## wip/pepper
Design ConvEngine, start of the top module:
module ConvEngine (
    input         clk,
    input         rst,
    input  [31:0] DMAport,        
    input         acc_enable,     
    input         acc_clear,      
    output [31:0] result          
);
    wire [24:0] mux_out0, mux_out1, mux_out2, mux_out3, mux_out4, mux_out5;
    MUX demux (
        .DMAport(DMAport),
        .out0(mux_out0),
        .out1(mux_out1),
        .out2(mux_out2),
        .out3(mux_out3),
        .out4(mux_out4),
        .out5(mux_out5)
    );
    wire [23:0] reg_data [5:0];
    Register reg0 (
        .clk(clk),
        .rst(rst),
        .enable(mux_out0[0]),
        .datain(mux_out0[24:1]),
        .dataout(reg_data[0])
    );
    Register reg1 (
        .clk(clk),
        .rst(rst),
        .enable(mux_out1[0]),
        .datain(mux_out1[24:1]),
        .dataout(reg_data[1])
    );
    Register reg2 (
        .clk(clk),
        .rst(rst),
        .enable(mux_out2[0]),
        .datain(mux_out2[24:1]),
        .dataout(reg_data[2])
    );
    Register reg3 (
        .clk(clk),
        .rst(rst),
        .enable(mux_out3[0]),
        .datain(mux_out3[24:1]),
        .dataout(reg_data[3])
    );
    Register reg4 (
        .clk(clk),
        .rst(rst),
        .enable(mux_out4[0]),
        .datain(mux_out4[24:1]),
        .dataout(reg_data[4])
    );
    Register reg5 (
        .clk(clk),
        .rst(rst),
        .enable(mux_out5[0]),
        .datain(mux_out5[24:1]),
  ...
Settings: LEC_CHECK=0, ABC_AREA=1, CAP_MARGIN=20, CORE_ASPECT_RATIO=0.5, CORE_MARGIN=2, CORE_UTILIZATION=72, CTS_CLUSTER_DIAMETER=373, CTS_CLUSTER_SIZE=96, SETUP_SLACK_MARGIN=0.79, SLEW_MARGIN=20, TNS_END_PERCENT=10; clock period 5.59 ns.
run.sh (not shown) runs the stock make flow with config.mk's settings and CLKGATE_MAP_FILE=.
wip/pepper finished all stages; however, its layout fails the closing checks, the failures being setup timing.
#### Input delta (wip/xenon over wip/pepper)
# wip/pepper
export LEC_CHECK = 0
export ABC_AREA = 1
export CAP_MARGIN = 20
export CORE_ASPECT_RATIO = 0.5
export CORE_MARGIN = 2
export CORE_UTILIZATION = 72
export CTS_CLUSTER_DIAMETER = 373
export CTS_CLUSTER_SIZE = 96
export SETUP_SLACK_MARGIN = 0.79
export SLEW_MARGIN = 20
export TNS_END_PERCENT = 10
create_clock -name core_clock -period 5.59 [get_ports {clk}]
# wip/xenon
export LEC_CHECK = 0
export CAP_MARGIN = 0
export CORE_ASPECT_RATIO = 0.91
export CORE_MARGIN = 2
export CORE_UTILIZATION = 72
export CTS_CLUSTER_DIAMETER = 131
export CTS_CLUSTER_SIZE = 76
export PLACE_DENSITY_LB_ADDON = 0.0
export SETUP_SLACK_MARGIN = 1.6
export SLEW_MARGIN = 20
create_clock -name core_clock -period 5.59 [get_ports {clk}]
[summary]
Although wip/xenon finished all stages, its layout failed final checks on setup timing.
Comparing wip/xenon and wip/pepper, global-route usage is higher on wip/pepper.
Horizontal die dimension delta for wip/xenon relative to wip/pepper: 85 um lower
sky130_fd_sc_hd__fa_2 as the worst-path cell with the longest stage delay was reported by wip/xenon, and sky130_fd_sc_hd__fa_1 by wip/pepper.
wip/xenon -> wip/pepper: total count of hold-check failures in the final report delta 0, exact match
#### Input delta (wip/tundra over wip/xenon)
# wip/xenon
export LEC_CHECK = 0
export CAP_MARGIN = 0
export CORE_ASPECT_RATIO = 0.91
export CORE_MARGIN = 2
export CORE_UTILIZATION = 72
export CTS_CLUSTER_DIAMETER = 131
export CTS_CLUSTER_SIZE = 76
export PLACE_DENSITY_LB_ADDON = 0.0
export SETUP_SLACK_MARGIN = 1.6
export SLEW_MARGIN = 20
create_clock -name core_clock -period 5.59 [get_ports {clk}]
# wip/tundra
export LEC_CHECK = 0
export CAP_MARGIN = 20
export CORE_MARGIN = 2
export CORE_UTILIZATION = 32
export SLEW_MARGIN = 20
create_clock -name core_clock -period 9.49 [get_ports {clk}]
==> comparison <==
Looking at the reports, wip/tundra completed the entire flow and the layout it produced met the timing, design-rule and antenna checks.
Looking at non-clock buffer count, wip/tundra sits 76% lower than wip/xenon does.
Number of port buffers came out exactly the same in wip/tundra and wip/xenon.
Compared with wip/xenon, wip/tundra shows a lower wire length per cell.
wip/xenon -> wip/tundra: wire length on met2 decreased by more than 10%
Relative to wip/tundra, the following input files were edited for wip/lagoon:
# wip/tundra
export LEC_CHECK = 0
export CAP_MARGIN = 20
export CORE_MARGIN = 2
export CORE_UTILIZATION = 32
export SLEW_MARGIN = 20
create_clock -name core_clock -period 9.49 [get_ports {clk}]
# wip/lagoon
export LEC_CHECK = 0
export CAP_MARGIN = 20
export CORE_MARGIN = 2
export CORE_UTILIZATION = 40
export SLEW_MARGIN = 20
create_clock -name core_clock -period 9.49 [get_ports {clk}]
Findings:
Standard cell area after detailed placement: wip/lagoon vs wip/tundra down 1.1%
Compared wip/tundra against wip/lagoon; count of buffers added by post-CTS timing repair for setup within noise.
The final reports for wip/lagoon and wip/tundra show minimum clock period higher in the former.
The run with more setup slack is wip/tundra; wip/lagoon has less.
wip/lagoon — wire length 1.3% lower, wip/tundra as reference
Startpoint of the worst setup timing path: reg4.dataout[8] -> wip/tundra, reg0.dataout[23] -> wip/lagoon
wip/tundra has a lower met3 usage than wip/lagoon.
wip/lagoon vs. wip/tundra: cell area after layout decreased about 1%.
[compare] base=wip/tundra new=wip/lagoon: worst-case headroom to the max-slew limit down 11 points; critical path depth up 1.


alpha:
Starting RTL as in the previous note.
## ConvEngine
module ConvEngine (
    input         clk,
    input         rst,
    input  [31:0] DMAport,        
    input         acc_enable,     
    input         acc_clear,      
    output [31:0] result          
);
    wire [24:0] mux_out0, mux_out1, mux_out2, mux_out3, mux_out4, mux_out5;
    MUX demux (
        .DMAport(DMAport),
        .out0(mux_out0),
        .out1(mux_out1),
        .out2(mux_out2),
        .out3(mux_out3),
        .out4(mux_out4),
        .out5(mux_out5)
    );
    wire [23:0] reg_data [5:0];
    Register reg0 (
        .clk(clk),
        .rst(rst),
        .enable(mux_out0[0]),
        .datain(mux_out0[24:1]),
        .dataout(reg_data[0])
    );
    Register reg1 (
        .clk(clk),
        .rst(rst),
        .enable(mux_out1[0]),
        .datain(mux_out1[24:1]),
        .dataout(reg_data[1])
    );
    Register reg2 (
        .clk(clk),
        .rst(rst),
        .enable(mux_out2[0]),
        .datain(mux_out2[24:1]),
        .dataout(reg_data[2])
    );
    Register reg3 (
        .clk(clk),
        .rst(rst),
        .enable(mux_out3[0]),
        .datain(mux_out3[24:1]),
        .dataout(reg_data[3])
    );
    Register reg4 (
        .clk(clk),
        .rst(rst),
        .enable(mux_out4[0]),
        .datain(mux_out4[24:1]),
        .dataout(reg_data[4])
    );
    Register reg5 (
        .clk(clk),
        .rst(rst),
        .enable(mux_out5[0]),
        .datain(mux_out5[24:1]),
        .dataout(reg_data[5])
    );
    wire signed [7:0] pixel [8:0];
    wire signed [7:0] kernel [8:0];
    assign pixel[0] = reg_data[0][23:16];
    assign pixel[1] = reg_data[0][15:8];
    assign pixel[2] = reg_data[0][7:0];
    assign pixel[3] = reg_data[1][23:16];
    assign pixel[4] = reg_data[1][15:8];
    assign pixel[5] = reg_data[1][7:0];
    assign pixel[6] = reg_data[2][23:16];
    assign pixel[7] = reg_data[2][15:8];
    assign pixel[8] = reg_data[2][7:0];
  ...
Settings: LEC_CHECK=0, ABC_AREA=1, CAP_MARGIN=20, CORE_ASPECT_RATIO=0.88, CORE_MARGIN=2, CORE_UTILIZATION=72, CTS_CLUSTER_DIAMETER=232, MAX_ROUTING_LAYER=met4, PLACE_DENSITY_LB_ADDON=0.05, SETUP_SLACK_MARGIN=1.76, SLEW_MARGIN=20; clock period 6.07 ns.
Status alpha: flow complete, layout not clean - negative setup slack
#### Input delta (beta over alpha)
- CTS_CLUSTER_DIAMETER no longer set, was 232
- PLACE_DENSITY_LB_ADDON now 0.06, was 0.05
- CORE_ASPECT_RATIO no longer set, was 0.88
- ABC_AREA no longer set, was 1
- SETUP_SLACK_MARGIN now 1.93, was 1.76
- the clock period (ns, I/O delays scaled along) now 10.0, was 6.07
Notes after the runs:
- Out of beta and alpha, the only run to close with the timing, design-rule and antenna checks passing was beta.
- The flow completed for alpha, but it is not clean: the layout still shows negative setup slack.
- ~same worst setup skew after layout in beta and alpha
- Number of antenna violations at the first check in global routing in beta is 1 lower than in alpha
- Comparing beta with alpha, the global routing met2 resource utilization came out essentially unchanged.
- Looking at part of the cycle the worst path needs, beta sits 40 points below alpha.
- The fraction of area in registers of beta exceeds that of alpha by 1.2 points.
- Compared to alpha, the routing of beta uses less wire.
- Post-synthesis to final-layout area growth (higher): alpha
Relative to beta, the following input files were edited for gamma:
- TNS_END_PERCENT now 25, previously not set
- CTS_CLUSTER_SIZE now 100, previously not set
- CAP_MARGIN now 25, was 20
- CORE_UTILIZATION now 25, was 72
- PLACE_DENSITY_LB_ADDON no longer set, was 0.06
- PLACE_DENSITY now 0.81, previously not set
- SETUP_SLACK_MARGIN no longer set, was 1.93
- CTS_CLUSTER_DIAMETER now 367, previously not set
- MAX_ROUTING_LAYER no longer set, was met4
- ABC_AREA now 1, previously not set
Results
gamma reached the final stage; the timing, design-rule and antenna checks on its layout passed.
Between gamma and beta, it is gamma whose hold slack is lower, by 41 ps.
Changes observed in gamma relative to beta: final cell count without fillers up 1815; endpoint required time on the critical path now smaller.


Setup of before:
Starting RTL as in the previous note.
make LEC_CHECK=0 CAP_MARGIN=20 CORE_MARGIN=2 CORE_UTILIZATION=72 CTS_CLUSTER_DIAMETER=131 PLACE_DENSITY_LB_ADDON=0.0 SETUP_SLACK_MARGIN=1.2 SLEW_MARGIN=20 finish   # period 8.98 ns
Input changes introduced in after (baseline for comparison: before):
# before
export LEC_CHECK = 0
export CAP_MARGIN = 20
export CORE_MARGIN = 2
export CORE_UTILIZATION = 72
export CTS_CLUSTER_DIAMETER = 131
export PLACE_DENSITY_LB_ADDON = 0.0
export SETUP_SLACK_MARGIN = 1.2
export SLEW_MARGIN = 20
create_clock -name core_clock -period 8.98 [get_ports {clk}]
# after
export LEC_CHECK = 0
export CAP_MARGIN = 20
export CORE_MARGIN = 2
export CORE_UTILIZATION = 72
export CTS_CLUSTER_SIZE = 96
export SLEW_MARGIN = 20
export TNS_END_PERCENT = 10
create_clock -name core_clock -period 6.68 [get_ports {clk}]
### Flow results
Going from before to after, the post-layout period usage of the worst path was found to have gone up by 33 points. | layout buffer count excluding clock buffers | higher: after |. Status: clock insertion delay at the later pin of the skew report parity (after, before). Final worst hold slack | after below before. Final checks on after, whose flow otherwise completed, came back failing, citing setup timing. Per the comparison of after with before, wire length higher, number of cells in the finished layout apart from fillers climbed 5.6%, utilization of the core after routing grew by 3.3 points, register-to-register slack dropped 2.29 ns.
